## exp/fjord
==> flow/design.v <==
`timescale 1ns / 1ps
module fft_4(
        input               clk,
        input               rst_n,
        input wire signed [ 15:0]                   x0_real, 
        input wire signed [ 15:0]                   x0_imag,
        input wire signed [ 15:0]                   x1_real,
        input wire signed [ 15:0]                   x1_imag,
        input wire signed [ 15:0]                   x2_real,
        input wire signed [ 15:0]                   x2_imag,
        input wire signed [ 15:0]                   x3_real,
        input wire signed [ 15:0]                   x3_imag,
        output reg signed [ 15:0]                   X0_real,
        output reg signed [ 15:0]                   X0_imag,
        output reg signed [ 15:0]                   X1_real,
        output reg signed [ 15:0]                   X1_imag,            
        output reg signed [ 15:0]                   X2_real,
        output reg signed [ 15:0]                   X2_imag,
        output reg signed [ 15:0]                   X3_real,
        output reg signed [ 15:0]                   X3_imag
    );
parameter W4_0_real = 16'h7FFF; 
parameter W4_0_imag = 16'h0000;
parameter W4_1_real = 16'h0000;
parameter W4_1_imag = 16'h8000; 
parameter W4_2_real = 16'h8000; 
parameter W4_2_imag = 16'h0000; 
parameter W4_3_real = 16'h0000;   
parameter W4_3_imag = 16'h7FFF; 
        reg signed [ 15:0]              s0_real;
        reg signed [ 15:0]              s0_imag;
        reg signed [ 15:0]              s1_real;
        reg signed [ 15:0]              s1_imag;
        reg signed [ 15:0]              s2_real;
        reg signed [ 15:0]              s2_imag;
        reg signed [ 15:0]              s3_real;
        reg signed [ 15:0]              s3_imag;
        reg signed [ 15:0]              r0_real;
        reg signed [ 15:0]              r0_imag;
        reg signed [ 15:0]              r1_real;
        reg signed [ 15:0]              r1_imag;
        reg signed [ 15:0]              r2_real;
        reg signed [ 15:0]              r2_imag;
        reg signed [ 15:0]              r3_real;
        reg signed [ 15:0]              r3_imag;       
always @(posedge clk or negedge rst_n) begin
    if(!rst_n)begin
        s0_real     <=      'h0;
        s0_imag     <=      'h0;      
        s1_real     <=      'h0;
        s1_imag     <=      'h0;
        s2_real     <=      'h0;
        s2_imag     <=      'h0;
        s3_real     <=      'h0;
        s3_imag     <=      'h0;
    end
    else begin
        s0_real     <=      x0_real + x1_real;
        s0_imag     <=      x0_imag + x1_imag;
        s1_real     <=      x0_real - x1_real;
        s1_imag     <=      x0_imag - x1_imag;  
        s2_real     <=      x2_real + x3_real;
        s2_imag     <=      x2_imag + x3_imag;
        s3_real     <=      x2_real - x3_real;
        s3_imag     <=      x2_imag - x3_imag;
    end
end
always@(posedge clk or negedge rst_n)begin
    if (!rst_n)begin
        r0_real     <=      'h0;      
        r0_imag     <=      'h0;
        r1_real     <=      'h0;
        r1_imag     <=      'h0;
        r2_real     <=      'h0;
        r2_imag     <=      'h0;
        r3_real     <=      'h0;
        r3_imag     <=      'h0;
    end
    else begin
        r0_real     <=      s0_real + s2_real;
        r0_imag     <=      s0_imag + s2_imag;
        r2_real     <=      s0_real - s2_real;
        r2_imag     <=      s0_imag - s2_imag;
        r1_real     <=      s1_real + s3_imag;
        r1_imag     <=      s1_imag - s3_real;
        r3_real     <=      s1_real - s3_imag;
        r3_imag     <=      s1_imag + s3_real;
    end
end
always@(posedge clk or negedge rst_n)begin
    if (!rst_n)begin
        X0_real    <=       'b0;    
        X0_imag    <=       'b0; 
        X1_real    <=       'b0; 
        X1_imag    <=       'b0; 
        X2_real    <=       'b0; 
        X2_imag    <=       'b0; 
        X3_real    <=       'b0; 
        X3_imag    <=       'b0;
    end
    else begin
        X0_real    <=       r0_real;
        X0_imag    <=       r0_imag;
        X1_real    <=       r1_real;
        X1_imag    <=       r1_imag;
        X2_real    <=       r2_real;
        X2_imag    <=       r2_imag;
        X3_real    <=       r3_real;
        X3_imag    <=       r3_imag;
        end
end
endmodule
==> flow/config.mk <==
export PLATFORM = sky130hd
export DESIGN_NAME = fft_4
export DESIGN_NICKNAME = fft_4
export VERILOG_FILES = /design/flow/design.v
export SDC_FILE = /design/flow/constraint.sdc
export NUM_CORES = 4
export LEC_CHECK = 0
export CAP_MARGIN = 20
export CORE_MARGIN = 10
export CORE_UTILIZATION = 40
export SLEW_MARGIN = 20
export TNS_END_PERCENT = 85
==> flow/constraint.sdc <==
create_clock -name core_clock -period 3.5 [get_ports {clk}]
set_input_delay 0.7000 -clock core_clock [delete_from_list [all_inputs] [get_ports {clk}]]
set_output_delay 0.7000 -clock core_clock [all_outputs]
set_load 0.01 [all_outputs]
run.sh (not shown) runs the stock make flow with config.mk's settings and CLKGATE_MAP_FILE=.
Input-level comparison between exp/onyx and exp/fjord:
Settings: CORE_UTILIZATION now 65, was 40; TNS_END_PERCENT no longer set, was 85; HOLD_SLACK_MARGIN now -0.04, previously not set; CORE_MARGIN now 2, was 10; the clock period (ns, I/O delays scaled along) now 1.65, was 3.5.
[summary]
Seen in the log of exp/onyx: DPL-0038 during 4_1_cts, after which the run never completed. Per the comparison of exp/onyx with exp/fjord, total cell area reported by yosys after synthesis did not really move, cell count listed in synth_stat.txt did not really move. Taking exp/onyx over exp/fjord, the number of placed cells counting well taps ratio works out to 1.11. Diff exp/fjord..exp/onyx | synthesized instance count | unchanged. Taking exp/fjord over exp/onyx, the y dimension of the die ratio works out to 1.4. | post-placement setup slack | exp/onyx vs exp/fjord | 1.27 ns lower |. Final weighted congestion in routability-driven placement (exp/onyx vs. exp/fjord) increases by more than 10%. exp/onyx ended up with a higher cell area after placement than exp/fjord did.
The following lists how exp/yarrow was set up differently from exp/onyx:
Settings: CTS_CLUSTER_DIAMETER now 400, previously not set; HOLD_SLACK_MARGIN no longer set, was -0.04; CTS_CLUSTER_SIZE now 98, previously not set; ABC_AREA now 1, previously not set; SETUP_SLACK_MARGIN now 0.28, previously not set; CORE_UTILIZATION now 72, was 65; TNS_END_PERCENT now 15, previously not set; the clock period (ns, I/O delays scaled along) now 0.948, was 1.65.
--- outcome ---
- The flow ended early for exp/yarrow: it failed with a tool error in 5_1_grt.
- As of exp/yarrow, synthesized cell count had risen by more than half compared to exp/onyx.
- Delta(area fraction in compound gates after synthesis, exp/yarrow - exp/onyx) < 0
- There was hardly any difference in portion of netlist area occupied by mux cells between exp/onyx and exp/yarrow.
The following lists how exp/nickel was set up differently from exp/yarrow:
Settings: a change of SETUP_SLACK_MARGIN from 0.28 to 0.43; a deleted TNS_END_PERCENT that had been 15; a deleted CTS_CLUSTER_DIAMETER that had been 400; a change of CTS_CLUSTER_SIZE from 98 to 37; a deleted ABC_AREA that had been 1; a change of CORE_UTILIZATION from 72 to 70; a change of the clock period (ns, I/O delays scaled along) from 0.948 to 2.82.
--- outcome ---
exp/nickel did not run to completion, as it errored out during 5_1_grt. When exp/nickel is measured against exp/yarrow, its mapped cell area turns out 3500 um^2 lower. Looking at main logic family after synthesis, the adder cells result is from exp/nickel; the simple AND/OR/NAND/NOR gates one comes from exp/yarrow. Per the comparison of exp/nickel with exp/yarrow, post-place instance area went down about 18%, pre-placement core utilization has decreased, chip area in the Yosys report lower. Higher post-synthesis sequential area ratio among exp/nickel and exp/yarrow: exp/nickel. Taking exp/yarrow as the reference, in exp/nickel core region area went down by about 12%, die size -4100 um^2, synthesized-area fraction occupied by xor and xnor cells has increased, number of clock buffers inserted by TritonCTS moved up.
For exp/lagoon, these inputs were changed with respect to exp/nickel:
Settings: SETUP_SLACK_MARGIN: 0.43 -> unset; CTS_CLUSTER_SIZE: 37 -> 14; HOLD_SLACK_MARGIN: unset -> 0.29; CORE_UTILIZATION: 70 -> 72; PLACE_DENSITY: unset -> 0.79.
## What came out
Re number of sinks driven by the clock tree: no difference whatsoever between exp/lagoon and exp/nickel.
STATUS run=exp/lagoon STAGES=ALL_DONE FINAL_CHECKS=FAILED CAUSE=setup timing
From exp/lagoon to exp/nickel, synthesized cell count did not move at all.
Going from exp/nickel to exp/lagoon, the pre-CTS setup slack was found to have gone down by 0.013 ns.
Core box area for exp/lagoon is lower than for exp/nickel.
Effective utilization at floorplan ends up lower on exp/nickel.
exp/lagoon -> exp/nickel: synthesized area delta 0, exact match
Going from exp/nickel to exp/lagoon, the die area was found to have gone down by about 2.7%.
Side by side, post-cts resize count turned out lower in exp/lagoon than in exp/nickel.
The following lists how exp/delta was set up differently from exp/lagoon:
Settings: an added ABC_AREA of 1; a deleted PLACE_DENSITY that had been 0.79; a change of CTS_CLUSTER_SIZE from 14 to 99; a deleted HOLD_SLACK_MARGIN that had been 0.29; a change of the clock period (ns, I/O delays scaled along) from 2.82 to 2.05.
The runs compared here, exp/delta and exp/lagoon, all ended either early or with open violations. Although exp/delta finished all stages, its layout failed final checks on setup timing. Compared with exp/lagoon, exp/delta shows first-pass GRT wire length that has gone up by more than 10%. Cmp exp/delta vs exp/lagoon: count of plain and timing-repair buffers higher in exp/delta. Area fraction in mux cells delta (exp/lagoon -> exp/delta): insignificant. Measured against each other, exp/delta and exp/lagoon differ in xor and xnor area share after synthesis, the higher figure coming from exp/lagoon. exp/lagoon → exp/delta: setup TNS after final layout decreased by 0.42 ns relative to the old numbers; overall routed net length grew by 25%; detail-routed net length per standard cell fell 15%; area of the chip rose by 16%.

RTL: the design.v shown in full above, as it stands there.
clock: 2.44 ns
lec_check: 0
cap_margin: 20
core_margin: 2
core_utilization: 20
slew_margin: 20
The baseline ran to the end with violations: setup timing.
==> next run, changes <==
CORE_UTILIZATION = 70   (was 20)
SETUP_SLACK_MARGIN = 0.85   (was not set)
clock period = 3.29 ns   (was 2.44 ns; I/O delays follow)
With this change the flow completed without violations.
Die size falls by 71%.
Power falls by 27%.
Worst setup slack improved by 0.53 ns.
Synthesized area does not change.
==> next run, changes <==
CORE_UTILIZATION = 66   (was 70)
CTS_CLUSTER_DIAMETER = 337   (was not set)
SETUP_SLACK_MARGIN = -0.2   (was 0.85)
clock period = 2.75 ns   (was 3.29 ns; I/O delays follow)
Outcome:
- The changed run finished with setup timing left
- total power increases by roughly a tenth
- clock-buffer cell count climbs by 2
- area after synthesis does not change
- utilization goes down by 7.8 points
- cell area went down by a few percent
- global-route usage shrinks by 6.4 points
- wire length goes down by a quarter to a third
==> next run, changes <==
ABC_AREA = 1   (was not set)
CORE_UTILIZATION = 72   (was 66)
CTS_CLUSTER_DIAMETER = 400   (was 337)
CTS_CLUSTER_SIZE = 98   (was not set)
SETUP_SLACK_MARGIN = not set   (was -0.2)
clock period = 0.948 ns   (was 2.75 ns; I/O delays follow)
Outcome:
- Now the flow stopped in clock tree synthesis (4_1_cts), error DPL-0038
- die area climbs by 6.9%
- synthesized area climbs by 17%
- synthesized cell count climbs by 55%
==> next run, changes <==
ABC_AREA = not set   (was 1)
CORE_UTILIZATION = 40   (was 72)
CTS_CLUSTER_DIAMETER = not set   (was 400)
CTS_CLUSTER_SIZE = not set   (was 98)
clock period = 3.5 ns   (was 0.948 ns; I/O delays follow)
The new run passed the timing, design-rule and antenna checks.
Synthesized area goes down by about a fifth.
Die size went up by well over a third.
Synthesized cell count shrinks by a quarter to a third.
==> next run, changes <==
CAP_MARGIN = 5   (was 20)
CORE_ASPECT_RATIO = 0.56   (was not set)
CORE_MARGIN = 7   (was 2)
CTS_CLUSTER_DIAMETER = 109   (was not set)
HOLD_SLACK_MARGIN = 0.13   (was not set)
MIN_ROUTING_LAYER = met2   (was not set)
TNS_END_PERCENT = 85   (was not set)
=> Wire length climbs by 16%; utilization stays flat; total power goes up by 1.9%; die size rose by 9.3%; sequential power rose by about 1%; cell area hardly moves; cell count increases by 0.66%; worst hold slack gains 0.036 ns; synthesized cell count does not change; worst setup slack is worse by 0.16 ns.
Power is estimated from default activity; no workload was simulated.
